==> flow/design.v (excerpt) <==
module ex2_1 (
	      input 		 clk, rst, validi,
	      input [31:0] 	 data_in,
	      output logic 	 valido, 
	      output logic [31:0] data_out
	      );
For scale: ~7,300 cells after synthesis, ~170 flip-flops, about 68 I/O pins, about 60,000 sq um of cells after synthesis.
==> flow/config.mk <==
export PLATFORM = sky130hd
export DESIGN_NAME = ex2_1
export DESIGN_NICKNAME = ex2_1
export VERILOG_FILES = /design/flow/design.v
export SDC_FILE = /design/flow/constraint.sdc
export NUM_CORES = 4
export LEC_CHECK = 0
export ABC_AREA = 0
export CAP_MARGIN = 15
export CELL_PAD_IN_SITES_GLOBAL_PLACEMENT = 0
export CORE_MARGIN = 2
export CORE_UTILIZATION = 72
export CTS_CLUSTER_DIAMETER = 214
export HOLD_SLACK_MARGIN = -0.05
export MIN_ROUTING_LAYER = met1
export SETUP_SLACK_MARGIN = -0.59
export SLEW_MARGIN = 20
export TNS_END_PERCENT = 85
==> flow/constraint.sdc <==
create_clock -name core_clock -period 7.69 [get_ports {clk}]
set_input_delay 1.5380 -clock core_clock [delete_from_list [all_inputs] [get_ports {clk}]]
set_output_delay 1.5380 -clock core_clock [all_outputs]
set_load 0.01 [all_outputs]
run.sh (not shown) runs the stock make flow with config.mk's settings and CLKGATE_MAP_FILE=.
The first run finished but failed the layout checks on negative setup slack.
Next try:
Settings changed: ABC_AREA 0 to 1, CELL_PAD_IN_SITES_GLOBAL_PLACEMENT 0 to unset, CTS_CLUSTER_DIAMETER 214 to 225, HOLD_SLACK_MARGIN -0.05 to -0.09, MIN_ROUTING_LAYER met1 to unset, PLACE_DENSITY set to 0.65, SETUP_SLACK_MARGIN -0.59 to 2.18, TNS_END_PERCENT 85 to 5.
=> The new run reached the layout checks and failed them: negative setup slack. Die area is lower by 0.66%. Clock skew barely changes. Final cell count is higher by 5.9%. First-iteration DRC count is higher by 9.7%. Routed wire length is higher by 0.47%.
Next try:
Settings changed: ABC_AREA 1 to unset, CAP_MARGIN 15 to 20, CORE_UTILIZATION 72 to 40, CTS_CLUSTER_DIAMETER 225 to unset, HOLD_SLACK_MARGIN -0.09 to unset, PLACE_DENSITY 0.65 to unset, SETUP_SLACK_MARGIN 2.18 to unset, TNS_END_PERCENT 5 to unset.
Clock period 7.69 ns to 9.8 ns, I/O delays scaled along.
The changed run produced a clean layout; core utilization decreases by 41 points; area after synthesis is higher by 0.67%; critical path depth falls by 45; final cell count is lower by 0.52%; setup slack gets better by 1.4 ns; hold slack stays flat; synthesized cell count is lower by 7.7%; first-iteration DRC count went down by 34%; cell area goes down by 5.2%; via count fell by 11%.

* * *

ex2_1 again, from the RTL that the note above started with.
Settings: LEC_CHECK=0, ABC_AREA=1, CAP_MARGIN=20, CORE_MARGIN=2, CORE_UTILIZATION=72, CTS_CLUSTER_DIAMETER=400, CTS_CLUSTER_SIZE=10, PLACE_DENSITY=0.39, SETUP_SLACK_MARGIN=-0.11, SLEW_MARGIN=20; clock period 6.03 ns.
The baseline died in global routing, error GRT-0232.
==> next run, changes <==
==> flow/config.mk (replaced) <==
export PLATFORM = sky130hd
export DESIGN_NAME = ex2_1
export DESIGN_NICKNAME = ex2_1
export VERILOG_FILES = /design/flow/design.v
export SDC_FILE = /design/flow/constraint.sdc
export NUM_CORES = 4
export LEC_CHECK = 0
export CAP_MARGIN = 20
export CORE_MARGIN = 2
export CORE_UTILIZATION = 34
export SLEW_MARGIN = 20
==> flow/constraint.sdc (replaced) <==
create_clock -name core_clock -period 9.8 [get_ports {clk}]
set_input_delay 1.9600 -clock core_clock [delete_from_list [all_inputs] [get_ports {clk}]]
set_output_delay 1.9600 -clock core_clock [all_outputs]
set_load 0.01 [all_outputs]
=> This time the run finished with timing, DRC and antenna clean; die size grows by about 110%; synthesized cell count went down by 7.7%; synthesized area rose by about 0.7%.
==> next run, changes <==
--- a/flow/config.mk
+++ b/flow/config.mk
@@ -9,3 +9,6 @@
 export CORE_MARGIN = 2
-export CORE_UTILIZATION = 34
+export CORE_UTILIZATION = 72
+export CTS_CLUSTER_DIAMETER = 119
+export CTS_CLUSTER_SIZE = 94
+export SETUP_SLACK_MARGIN = 0.81
 export SLEW_MARGIN = 20
==> flow/constraint.sdc (replaced) <==
create_clock -name core_clock -period 2.85 [get_ports {clk}]
set_input_delay 0.5700 -clock core_clock [delete_from_list [all_inputs] [get_ports {clk}]]
set_output_delay 0.5700 -clock core_clock [all_outputs]
set_load 0.01 [all_outputs]
Result: With this change the flow aborted during global routing, error GRT-0232; area after synthesis stays the same; die area fell by about 50%; synthesized cell count stays the same.
==> next run, changes <==
--- a/flow/config.mk
+++ b/flow/config.mk
@@ -9,6 +9,3 @@
 export CORE_MARGIN = 2
-export CORE_UTILIZATION = 72
-export CTS_CLUSTER_DIAMETER = 119
-export CTS_CLUSTER_SIZE = 94
-export SETUP_SLACK_MARGIN = 0.81
+export CORE_UTILIZATION = 40
 export SLEW_MARGIN = 20
==> flow/constraint.sdc (replaced) <==
create_clock -name core_clock -period 10.0 [get_ports {clk}]
set_input_delay 2.0000 -clock core_clock [delete_from_list [all_inputs] [get_ports {clk}]]
set_output_delay 2.0000 -clock core_clock [all_outputs]
set_load 0.01 [all_outputs]
After rerunning:
- Now the flow completed without violations
- die area came out higher by 79%
- area after synthesis is unchanged
- synthesized cell count stays the same
==> next run, changes <==
--- a/flow/config.mk
+++ b/flow/config.mk
@@ -9,3 +9,5 @@
 export CORE_MARGIN = 2
-export CORE_UTILIZATION = 40
+export CORE_UTILIZATION = 66
+export MAX_ROUTING_LAYER = met4
 export SLEW_MARGIN = 20
+export TNS_END_PERCENT = 5
==> flow/constraint.sdc (replaced) <==
create_clock -name core_clock -period 8.94 [get_ports {clk}]
set_input_delay 1.7880 -clock core_clock [delete_from_list [all_inputs] [get_ports {clk}]]
set_output_delay 1.7880 -clock core_clock [all_outputs]
set_load 0.01 [all_outputs]
After rerunning: The changed run finished but failed the layout checks on negative setup slack; worst setup slack is worse by 770 ps; hold slack hardly moves; final area is higher slightly; first-iteration DRC count is higher by about a fifth.
==> next run, changes <==
--- a/flow/config.mk
+++ b/flow/config.mk
@@ -9,5 +9,3 @@
 export CORE_MARGIN = 2
-export CORE_UTILIZATION = 66
-export MAX_ROUTING_LAYER = met4
+export CORE_UTILIZATION = 40
 export SLEW_MARGIN = 20
-export TNS_END_PERCENT = 5
==> flow/constraint.sdc (replaced) <==
create_clock -name core_clock -period 17.0 [get_ports {clk}]
set_input_delay 3.4000 -clock core_clock [delete_from_list [all_inputs] [get_ports {clk}]]
set_output_delay 3.4000 -clock core_clock [all_outputs]
set_load 0.01 [all_outputs]
- The new run finished clean
- wire length fell by a few percent
- via count fell by a few percent
- worst hold slack gets worse by 8.7 ps
- count of clock-buffer cells in the layout does not change
- non-clock buffer count fell by 422

* * *

== garnet ==
The RTL this note starts from:
==> flow/design.v <==
module ex2_1 (
	      input 		 clk, rst, validi,
	      input [31:0] 	 data_in,
	      output logic 	 valido, 
	      output logic [31:0] data_out
	      );
   enum 			 {S0, S1, S2} state, next;
   logic [31:0]  		 a1, a2, a3;
   logic [31:0]			 counter;
   always_ff @(posedge clk or posedge rst) begin
      if (rst) begin
	 data_out <= 32'b0;
	 valido <= 1'b0;
	 state = S0;
	 counter = 0;
	 a1 = 0;
	 a2 = 0;
	 a3 = 0;
      end
      else begin
	 case (state)
	   S0: begin
	      if (validi) 
		  	begin
		  		a1 = data_in;
		  		a2 += data_in;
		  		a3 *= data_in;
		  		data_out <= a2;
		 		if(counter > 2 && (counter % 3 == 0)) 
					begin
	 	 				valido <= 1'b1;
		 			end
		 		next = S1;
		 		counter += 1;
		  	end
		  else 
		  	begin
		 		next = S0;
		 		counter = 0;
				valido <= 1'b0;
	      	end
	   end
	   S1: begin
	      if (validi) 
		  	begin
		 		a1 *= data_in;
		 		a2 = data_in;
		 		a3 += data_in;
		 		data_out <= a3;
		 		if(counter > 2 && (counter % 3 == 1)) 
					begin
	 	 				valido <= 1'b1;
		 			end
		 		next = S2;
		 		counter += 1;
			end	      
		  else 
		  	begin
				next = S0;
				counter = 0;
				valido <= 1'b0;
		  	end
	   end
	   S2: begin
	      if (validi) 
		  	begin
		 		a1 += data_in;
		 		a2 *= data_in;
		 		a3 = data_in;
		 		data_out <= a1;
		 		if(counter % 3 == 2) 
					begin
		 				valido <= 1'b1;
		  			end
	      		next = S0;
		  		counter += 1;
			end
		  else 
		  	begin
				next = S0;
		 		counter = 0;
				valido <= 1'b0;
			end
	   end
	 endcase
	 state = next;
      end
   end
endmodule
==> flow/config.mk <==
export PLATFORM = sky130hd
export DESIGN_NAME = ex2_1
export DESIGN_NICKNAME = ex2_1
export VERILOG_FILES = /design/flow/design.v
export SDC_FILE = /design/flow/constraint.sdc
export NUM_CORES = 4
export LEC_CHECK = 0
export ABC_AREA = 1
export CAP_MARGIN = 15
export CELL_PAD_IN_SITES_GLOBAL_PLACEMENT = 0
export CORE_MARGIN = 2
export CORE_UTILIZATION = 70
export CTS_CLUSTER_DIAMETER = 223
export MIN_ROUTING_LAYER = met1
export SLEW_MARGIN = 20
export TNS_END_PERCENT = 100
==> flow/constraint.sdc <==
create_clock -name core_clock -period 7.64 [get_ports {clk}]
set_input_delay 1.5280 -clock core_clock [delete_from_list [all_inputs] [get_ports {clk}]]
set_output_delay 1.5280 -clock core_clock [all_outputs]
set_load 0.01 [all_outputs]
Although garnet finished all stages, its layout failed final checks on negative setup slack.
> inputs changed (garnet -> indigo)
- putting MAX_ROUTING_LAYER at met4 where nothing was set
- clearing CTS_CLUSTER_DIAMETER, which used to be 223
- putting CTS_CLUSTER_SIZE at 32 where nothing was set
- clearing MIN_ROUTING_LAYER, which used to be met1
- clearing CELL_PAD_IN_SITES_GLOBAL_PLACEMENT, which used to be 0
- clearing TNS_END_PERCENT, which used to be 100
- clearing ABC_AREA, which used to be 1
- swapping 15 for 20 in CAP_MARGIN
- swapping 7.64 for 8.69 in the clock period (ns, I/O delays scaled along)
==> results <==
Nothing crashed in indigo and all stages finished; the problem is that the final layout failed, the offending checks being negative setup slack.
Going from garnet to indigo, number of non-clock inverters shrank by more than a quarter.
Wire length per cell after detailed routing came out lower on indigo than on garnet.
The run with more setup slack is indigo; garnet has less.
Compared with garnet, indigo shows a lower initial antenna violation count.
Compared indigo against garnet; worst hold slack within noise.
Diff garnet -> indigo: synthesized area per cell rose by about 9%; met1 layer usage reported by global route fell by 4.1 points; fraction of met2 tracks used by global routing fell by 4.2 points.
Here is what was changed in the inputs of lagoon compared with indigo.
- removing CTS_CLUSTER_SIZE (formerly 32)
- changing CORE_UTILIZATION from 70 to 62
- removing MAX_ROUTING_LAYER (formerly met4)
- changing the clock period (ns, I/O delays scaled along) from 8.69 to 12.9
Results
Complete run, failing final checks: indigo, reason negative setup slack.
lagoon completed; timing, DRC and antenna clean
lagoon: routing usage on met3 is 7.2 points lower than what indigo reported.
Summary of lagoon over indigo: initial antenna violation count has decreased; number of port buffers has remained practically unchanged; routed wire length has decreased; post-CTS setup repair buffer count has decreased; fraction of met2 tracks used by global routing has decreased.
lagoon against indigo: critical path depth saw a decrease; worst hold slack went down.
The following lists how quartz was set up differently from lagoon:
- changing CORE_UTILIZATION from 62 to 40
- setting ABC_AREA to 1 for the first time
- setting GPL_ROUTABILITY_DRIVEN to 0 for the first time
- setting CTS_CLUSTER_SIZE to 99 for the first time
- changing the clock period (ns, I/O delays scaled along) from 12.9 to 10.0
==> comparison <==
- Going from lagoon to quartz, critical path depth grew by more than 10%.
- The first-pass GRT wire length of quartz was inferior to that of lagoon.
- Net count reported at finish on quartz is up relative to lagoon.
#### Input delta (xenon over quartz)
- clearing ABC_AREA, which used to be 1
- clearing GPL_ROUTABILITY_DRIVEN, which used to be 0
- swapping 40 for 66 in CORE_UTILIZATION
- clearing CTS_CLUSTER_SIZE, which used to be 99
- swapping 10.0 for 13.6 in the clock period (ns, I/O delays scaled along)
==> results <==
- xenon against quartz: pre-placement core utilization picked up an extra 27 points, HPWL reported at the end of detailed placement decreased 9.9%, setup slack of the most critical reg-to-reg path now larger, depth of the most critical reg-to-reg path went down by about 50%, detailed route wirelength on metal2 decreased by 6.7% relative to the old numbers.
- Of quartz and xenon, the lower met1 usage belongs to quartz.
- In the reports for quartz and xenon, the larger worst hold slack belongs to quartz.
- Relative to quartz, chip area line of the yosys report has increased by 0.67% in xenon.
- In the final reports, the cell area of xenon is smaller than that of quartz.
